==> v2 <==
==> flow/design.v <==
module multiplier  #(parameter width = 16)
   ( input    signed  [width-1 : 0] multiplicand,
     input    signed  [width-1 : 0] multiplier,   
     output   signed  [2 * width - 1 : 0] product
   ) ;
   assign  product = multiplicand * multiplier ;
endmodule
module  adder  #(parameter width = 32)  
		( input   signed [width-1 : 0] a ,
		  input   signed [width-1 : 0] b , 
		  output  signed [width-1 : 0] sum
		) ;
    assign   sum = a + b ;
endmodule
module accumulator #(parameter width = 32) 
	(input    clk,
     	 input    ena,
         input    reset,
         input	  signed [width - 1 : 0] acc_in,
   	 output   reg signed [width - 1 : 0] acc_out
	) ;
   always @(posedge clk) begin
      if (reset)  acc_out <= 0 ;
      else if (ena) acc_out <= acc_in ;
   end
endmodule
module mac_demo(input    clk, 
           input    reset, 
           input    ena,
   	   input    signed [16-1 : 0] k,
           input    signed [16-1 : 0] x,   
           output   signed [2 * 16 - 1 : 0] acc_out
          ) ;
           wire     signed [2 * 16 - 1 : 0] p ;
           wire     signed [2 * 16 - 1 : 0] acc_in ;
   multiplier  #(.width(16)) mult_0(.multiplicand(k),
                                          .multiplier(x),
                       			  .product(p)
                			  ) ;
   adder     #(.width(2*16)) add_0(.a(p),
                			 .b(acc_out),
                			 .sum(acc_in)
               				) ;
   accumulator  #(.width(2*16))  acc_0(.clk(clk),
                   			     .reset(reset),
                   			     .ena(ena),
                   			     .acc_in(acc_in),
                   			     .acc_out(acc_out)
                   			) ;
endmodule
==> flow/run.sh <==
#!/bin/bash
# the make line also repeats each setting of config.mk as NAME=value (left out here)
make -C /OpenROAD-flow-scripts/flow DESIGN_CONFIG=/design/flow/config.mk WORK_HOME=/design/flow/orfs CLKGATE_MAP_FILE= finish
==> flow/config.mk <==
export PLATFORM = sky130hd
export DESIGN_NAME = mac_demo
export DESIGN_NICKNAME = mac_demo
export VERILOG_FILES = /design/flow/design.v
export SDC_FILE = /design/flow/constraint.sdc
export NUM_CORES = 4
export LEC_CHECK = 0
export CAP_MARGIN = 20
export CORE_MARGIN = 2
export CORE_UTILIZATION = 71
export CTS_CLUSTER_DIAMETER = 39
export CTS_CLUSTER_SIZE = 28
export SLEW_MARGIN = 20
==> flow/constraint.sdc <==
create_clock -name core_clock -period 3.68 [get_ports {clk}]
set_input_delay 0.7360 -clock core_clock [delete_from_list [all_inputs] [get_ports {clk}]]
set_output_delay 0.7360 -clock core_clock [all_outputs]
set_load 0.01 [all_outputs]
==> inputs of v18, as changes to v2 <==
CORE_UTILIZATION = 68   (was 71)
CTS_CLUSTER_DIAMETER = default   (was 39)
CTS_CLUSTER_SIZE = 95   (was 28)
PLACE_DENSITY = 0.36   (was default)
==> flow/constraint.sdc (replaced) <==
create_clock -name core_clock -period 5.93 [get_ports {clk}]
set_input_delay 1.1860 -clock core_clock [delete_from_list [all_inputs] [get_ports {clk}]]
set_output_delay 1.1860 -clock core_clock [all_outputs]
set_load 0.01 [all_outputs]
==> notes <==
- In synthesized area, v2 and v18 do not differ.
- In synthesized cell count, v2 and v18 do not differ.
- v18 finished with setup timing left. v2 died in 5_1_grt.
- Against v2, the die size of v18 is larger by about 4.3%.

---

==> build 57: inputs <==
Starts from the design.v that is shown in full above.
export LEC_CHECK = 0
export ABC_AREA = 0
export CAP_MARGIN = 15
export CELL_PAD_IN_SITES_DETAIL_PLACEMENT = 1
export CELL_PAD_IN_SITES_GLOBAL_PLACEMENT = 1
export CORE_ASPECT_RATIO = 1.03
export CORE_MARGIN = 3
export CORE_UTILIZATION = 40
export CTS_CLUSTER_SIZE = 18
export GPL_ROUTABILITY_DRIVEN = 0
export GPL_TIMING_DRIVEN = 0
export MIN_ROUTING_LAYER = met2
export SETUP_SLACK_MARGIN = -0.43
export SLEW_MARGIN = 25
create_clock -name core_clock -period 4.82 [get_ports {clk}]
run.sh (not shown) runs the stock make flow with config.mk's settings and CLKGATE_MAP_FILE=.
==> build 52: changes against build 57 <==
ABC_AREA = unset   (was 0)
CAP_MARGIN = 20   (was 15)
CELL_PAD_IN_SITES_DETAIL_PLACEMENT = unset   (was 1)
CELL_PAD_IN_SITES_GLOBAL_PLACEMENT = unset   (was 1)
CORE_ASPECT_RATIO = unset   (was 1.03)
CORE_MARGIN = 2   (was 3)
CTS_CLUSTER_SIZE = unset   (was 18)
GPL_ROUTABILITY_DRIVEN = unset   (was 0)
GPL_TIMING_DRIVEN = unset   (was 0)
MIN_ROUTING_LAYER = unset   (was met2)
SETUP_SLACK_MARGIN = unset   (was -0.43)
SLEW_MARGIN = 20   (was 25)
==> flow/constraint.sdc (replaced) <==
create_clock -name core_clock -period 7.0 [get_ports {clk}]
set_input_delay 1.4000 -clock core_clock [delete_from_list [all_inputs] [get_ports {clk}]]
set_output_delay 1.4000 -clock core_clock [all_outputs]
set_load 0.01 [all_outputs]
==> comparison table <==
                                                                                build 57           build 52
Placeable core region                                                        29200 sq um        29600 sq um
Setup TNS after final layout                                                   -29950 ps               0 ps
Worst clock skew                                                                 4.17 ps            6.28 ps
Required @ worst endpoint                                                        4980 ps            7150 ps
Setup-failing EPs final                                                               25                  0
Result of the run                                             complete, but fails checks  no timing/DRC/antenna violations
Reasons for failing layout checks                                   negative setup slack                  -
Final non-filler cell total                                                         1855               1903
Detail-routed net length per standard cell                                  21.9 microns       15.7 microns
Worst-margin pin slew                                                             887 ps             731 ps
Via density per instance                                                            6.73               4.80
Share of the cycle needed by the critical path after routing                        1.36              0.978
Hold endpoint                                                          acc_0.acc_out[28]  acc_0.acc_out[27]
Setup slack of the critical path after layout                                   -1750 ps             156 ps

---

==> inputs of run a <==
// mac_demo: RTL as listed in full above, without the edits since
make LEC_CHECK=0 ABC_AREA=1 CAP_MARGIN=20 CORE_ASPECT_RATIO=0.5 CORE_MARGIN=2 CORE_UTILIZATION=57 CTS_CLUSTER_DIAMETER=348 CTS_CLUSTER_SIZE=98 PLACE_DENSITY=0.41 SETUP_SLACK_MARGIN=1.04 SLEW_MARGIN=20 finish   # period 3.91 ns
==> run b (differences from run a) <==
- CORE_ASPECT_RATIO: 0.5 -> unset
- CORE_UTILIZATION: 57 -> 72
- CTS_CLUSTER_DIAMETER: 348 -> 268
- CTS_CLUSTER_SIZE: 98 -> 95
- PLACE_DENSITY: 0.41 -> 0.4
- SETUP_SLACK_MARGIN: 1.04 -> -0.53
==> flow/constraint.sdc (replaced) <==
create_clock -name core_clock -period 6.3 [get_ports {clk}]
set_input_delay 1.2600 -clock core_clock [delete_from_list [all_inputs] [get_ports {clk}]]
set_output_delay 1.2600 -clock core_clock [all_outputs]
set_load 0.01 [all_outputs]
==> run c (differences from run a) <==
- CORE_ASPECT_RATIO: 0.5 -> 1.35
- CORE_UTILIZATION: 57 -> 67
- CTS_CLUSTER_DIAMETER: 348 -> 268
- CTS_CLUSTER_SIZE: 98 -> 95
- PLACE_DENSITY: 0.41 -> 0.4
- SETUP_SLACK_MARGIN: 1.04 -> unset
==> flow/constraint.sdc (replaced) <==
create_clock -name core_clock -period 6.3 [get_ports {clk}]
set_input_delay 1.2600 -clock core_clock [delete_from_list [all_inputs] [get_ports {clk}]]
set_output_delay 1.2600 -clock core_clock [all_outputs]
set_load 0.01 [all_outputs]
==> run d (differences from run a) <==
- CORE_ASPECT_RATIO: 0.5 -> unset
- CORE_UTILIZATION: 57 -> 68
- CTS_CLUSTER_DIAMETER: 348 -> 42
- CTS_CLUSTER_SIZE: 98 -> unset
- HOLD_SLACK_MARGIN: unset -> 0.27
- PLACE_DENSITY: 0.41 -> unset
- SETUP_SLACK_MARGIN: 1.04 -> unset
==> flow/constraint.sdc (replaced) <==
create_clock -name core_clock -period 3.83 [get_ports {clk}]
set_input_delay 0.7660 -clock core_clock [delete_from_list [all_inputs] [get_ports {clk}]]
set_output_delay 0.7660 -clock core_clock [all_outputs]
set_load 0.01 [all_outputs]
==> results.yml <==
# synthesis and place-and-route metrics
timing:
  finalSetupViolations: 28
  setup_slack_ps: -1910
layout:
  final_core_util_pct: 84.4
  stdcell_area_um2: 18500
route:
  dr_wl_met3_um: 5520
  drc_errors: 0
  highest_layer: "met5"
outcome:
  so_faults: "setup timing"
  status: "finished with violations"
placed_design:
  place_inst: 2180
setup_path:
  ff2ff_setup_slack_ps: -620
clock_network:
  postCtsResizedCells: 413
grt:
  antenna_found_initial: 0
That was run a.
==> results.yml <==
# generated from flow reports
logic_synthesis:
  synth.distinct_cells: 34
  edf_count: 0
  ys_seq_share_pct: 4.98
  top_cells_by_count: "inv_1 (537), nand2_1 (378), fa_1 (292)"
floorplan:
  dieArea_um2: 20000
  die_h_um: 142
placed_design:
  place_inst: 2114
  place_ws_ps: -2710
  io_buffers: 66
clock_network:
  postCtsResizedCells: 363
  numCtsBuffers: 5
outcome:
  tool.error: "[ERROR DPL-0038] Utilization greater than 100%, impossible to legalize"
  status: "aborted with a tool error"
  haltStage: "global routing"
That was run d.
==> results.yml <==
# synthesis and place-and-route metrics
outcome:
  status: "finished with violations"
  so_faults: "setup timing"
clock_network:
  postCtsResizedCells: 7
layout:
  final_core_util_pct: 89.0
timing:
  finalSetupViolations: 22
  setup_slack_ps: -619
route:
  drc_errors: 0
  highest_layer: "met5"
  dr_wl_met3_um: 5460
setup_path:
  ff2ff_setup_slack_ps: 1410
That was run b.
==> results.yml <==
# synthesis and place-and-route metrics
timing:
  setup_slack_ps: -417
  finalSetupViolations: 19
route:
  dr_wl_met3_um: 6730
  highest_layer: "met5"
  drc_errors: 0
layout:
  final_core_util_pct: 90.2
  stdcell_area_um2: 16900
outcome:
  so_faults: "setup timing"
  status: "finished with violations"
setup_path:
  ff2ff_setup_slack_ps: 1240
placed_design:
  place_inst: 2099
grt:
  antenna_found_initial: 4
That was run c.

---

==> v1: inputs <==
// mac_demo: RTL as listed in full above, without the edits since
Settings: LEC_CHECK=0, CAP_MARGIN=20, CORE_MARGIN=2, CORE_UTILIZATION=40, SLEW_MARGIN=20; clock period 6.89 ns.
==> inputs of v37, as changes to v1 <==
- CORE_UTILIZATION: 40 -> 65
- CTS_CLUSTER_DIAMETER: default -> 36
==> flow/constraint.sdc (replaced) <==
create_clock -name core_clock -period 6.58 [get_ports {clk}]
set_input_delay 1.3160 -clock core_clock [delete_from_list [all_inputs] [get_ports {clk}]]
set_output_delay 1.3160 -clock core_clock [all_outputs]
set_load 0.01 [all_outputs]
==> inputs of v24, as changes to v1 <==
- ABC_AREA: default -> 1
- CORE_UTILIZATION: 40 -> 67
- CTS_CLUSTER_DIAMETER: default -> 359
- CTS_CLUSTER_SIZE: default -> 99
- PLACE_DENSITY: default -> 0.37
==> flow/constraint.sdc (replaced) <==
create_clock -name core_clock -period 4.46 [get_ports {clk}]
set_input_delay 0.8920 -clock core_clock [delete_from_list [all_inputs] [get_ports {clk}]]
set_output_delay 0.8920 -clock core_clock [all_outputs]
set_load 0.01 [all_outputs]
==> inputs of v32, as changes to v1 <==
- CORE_UTILIZATION: 40 -> 57
- CTS_CLUSTER_DIAMETER: default -> 348
- CTS_CLUSTER_SIZE: default -> 98
- PLACE_DENSITY: default -> 0.41
==> flow/constraint.sdc (replaced) <==
create_clock -name core_clock -period 3.91 [get_ports {clk}]
set_input_delay 0.7820 -clock core_clock [delete_from_list [all_inputs] [get_ports {clk}]]
set_output_delay 0.7820 -clock core_clock [all_outputs]
set_load 0.01 [all_outputs]
==> deck_impl_summary.md <==
Physical Implementation Snapshot

Status
  • Status: no timing/DRC/antenna violations

Synthesis
  • Top cells by count, synth: inv_1 (341), fa_1 (292), nand2_1 (145)
  • Yosys aoi share: 6.43%

Layout
  • Fin cells: 1912
  • Largest class: logic gates

Global route
  • Total GRT Usage: 20.0%

Worst setup path
  • Reg-to-reg slack, setup: 1.75 ns
  • Critical Path End: acc_0.acc_out[31]
(the above is from v1)
==> deck_impl_summary.md <==
Physical Implementation Snapshot

Final timing
  • Final worst slack: -2.19 ns
  • Final setup viols: 28

Worst setup path
  • Critical Path End: acc_0.acc_out[28]

Status
  • Status: finished with violations
  • Fail Reasons: negative setup slack

Layout
  • Fin cells: 1859
(the above is from v32)
==> deck_impl_summary.md <==
Key Metrics from the Run

Status
  • Status: did not finish
  • Failing step: 5_1_grt
  • First Err: [ERROR GRT-0232] Routing congestion too high. Check the congestion heatmap in the GUI.

Synthesis
  • Yosys aoi share: 3.84%
  • Comb area leader: adder cells
  • Top cells by count, synth: inv_1 (537), nand2_1 (378), fa_1 (292)

Global route
  • Total GRT Usage: 92.5%
  • Met2 usage in global routing: 113%

Die
  • Die Width: 143 um

CTS
  • Cts hold-fix bufs: 0
(the above is from v24)
==> deck_impl_summary.md <==
Physical Implementation Snapshot

Status
  • Status: finished with violations
  • Fail Reasons: negative setup slack

Worst setup path
  • Reg-to-reg slack, setup: 1.21 ns
  • Critical Path End: acc_0.acc_out[28]

Layout
  • Fin cells: 1757
  • Largest class: logic gates

Final timing
  • Final worst slack: -0.292 ns
  • Final setup viols: 13
(the above is from v37)

---

==> v7 <==
// mac_demo: RTL as listed in full above, without the edits since
clock: 6.3 ns
lec_check: 0
cap_margin: 20
core_margin: 2
core_utilization: 67
cts_cluster_diameter: 268
cts_cluster_size: 95
place_density: 0.4
slew_margin: 20
==> inputs of v3, as changes to v7 <==
--- a/flow/config.mk
+++ b/flow/config.mk
@@ -8,7 +8,6 @@
 export CAP_MARGIN = 20
+export CORE_ASPECT_RATIO = 1.03
 export CORE_MARGIN = 2
-export CORE_UTILIZATION = 67
-export CTS_CLUSTER_DIAMETER = 268
-export CTS_CLUSTER_SIZE = 95
-export PLACE_DENSITY = 0.4
+export CORE_UTILIZATION = 40
+export GPL_TIMING_DRIVEN = 0
 export SLEW_MARGIN = 20
==> flow/constraint.sdc (replaced) <==
create_clock -name core_clock -period 7.0 [get_ports {clk}]
set_input_delay 1.4000 -clock core_clock [delete_from_list [all_inputs] [get_ports {clk}]]
set_output_delay 1.4000 -clock core_clock [all_outputs]
set_load 0.01 [all_outputs]
==> comparison <==
v3 completed with no timing, DRC or antenna violations. v7 finished with negative setup slack left. Of v3 and v7, v7 has the higher hold slack (gap 0.025 ns). Between v7 and v3, the lower first-iteration DRC count is in v7 (gap 2.1%, measured against v3). Synthesized cell count is the same in v3 and v7. Between v3 and v7, the lower register-to-register slack is in v7 (gap 0.87 ns). Against v3, the via count of v7 is higher by about 7%. Against v7, the sequential share of layout area of v3 is higher by 0.27 points. Of v7 and v3, v3 has the higher cell count (gap about 2.2%, measured against v3).

---

==> inputs of 10-02 <==
Starts from the design.v that is shown in full above.
export LEC_CHECK = 0
export CAP_MARGIN = 20
export CELL_PAD_IN_SITES_DETAIL_PLACEMENT = 2
export CORE_ASPECT_RATIO = 0.73
export CORE_MARGIN = 9
export CORE_UTILIZATION = 50
export CTS_CLUSTER_SIZE = 15
export GPL_ROUTABILITY_DRIVEN = 1
export GPL_TIMING_DRIVEN = 0
export MAX_ROUTING_LAYER = met4
export PLACE_DENSITY_LB_ADDON = 0.22
export SETUP_SLACK_MARGIN = -0.19
export SLEW_MARGIN = 40
export TNS_END_PERCENT = 60
create_clock -name core_clock -period 9.01 [get_ports {clk}]
==> inputs of 11-11, as changes to 10-02 <==
Settings changed: CELL_PAD_IN_SITES_DETAIL_PLACEMENT 2 to not set, CORE_ASPECT_RATIO 0.73 to not set, CORE_UTILIZATION 50 to 63, CTS_CLUSTER_SIZE 15 to not set, GPL_ROUTABILITY_DRIVEN 1 to not set, GPL_TIMING_DRIVEN 0 to not set, HOLD_SLACK_MARGIN set to -0.07, MAX_ROUTING_LAYER met4 to not set, PLACE_DENSITY_LB_ADDON 0.22 to not set, SETUP_SLACK_MARGIN -0.19 to -0.42, TNS_END_PERCENT 60 to 5.
==> flow/constraint.sdc (replaced) <==
create_clock -name core_clock -period 7.0 [get_ports {clk}]
set_input_delay 1.4000 -clock core_clock [delete_from_list [all_inputs] [get_ports {clk}]]
set_output_delay 1.4000 -clock core_clock [all_outputs]
set_load 0.01 [all_outputs]
==> inputs of 10-19, as changes to 10-02 <==
Settings changed: ABC_AREA set to 1, CELL_PAD_IN_SITES_DETAIL_PLACEMENT 2 to not set, CORE_ASPECT_RATIO 0.73 to not set, CORE_UTILIZATION 50 to 63, CTS_CLUSTER_DIAMETER set to 268, CTS_CLUSTER_SIZE 15 to not set, GPL_ROUTABILITY_DRIVEN 1 to not set, GPL_TIMING_DRIVEN 0 to not set, MAX_ROUTING_LAYER met4 to not set, PLACE_DENSITY set to 0.89, PLACE_DENSITY_LB_ADDON 0.22 to not set, SETUP_SLACK_MARGIN -0.19 to not set, SLEW_MARGIN 40 to 20, TNS_END_PERCENT 60 to 5.
==> flow/constraint.sdc (replaced) <==
create_clock -name core_clock -period 7.0 [get_ports {clk}]
set_input_delay 1.4000 -clock core_clock [delete_from_list [all_inputs] [get_ports {clk}]]
set_output_delay 1.4000 -clock core_clock [all_outputs]
set_load 0.01 [all_outputs]
==> notes <==
11-11 finished but fails on negative setup slack. 10-19 finished with timing, DRC and antenna clean. 10-02 failed in detailed placement. Of 10-19 and 11-11, 10-19 has the higher worst setup slack (gap 330 ps). Routed wire length: 11-11 is lower than 10-19 (20%). Flip-flop count is the same in 11-11 and 10-19. In clock skew, 10-19 and 11-11 hardly differ. Of 10-19 and 11-11, 10-19 has the higher synthesized cell count (gap 29%, measured against 11-11). Sequential share of layout area: 10-19 is lower than 11-11 (0.17 points). In area after synthesis, 10-02 and 11-11 do not differ. The highest die size belongs to 10-02, the lowest to 11-11. Between 11-11 and 10-19, the lower via count is in 11-11 (gap about 18%, measured against 10-19).
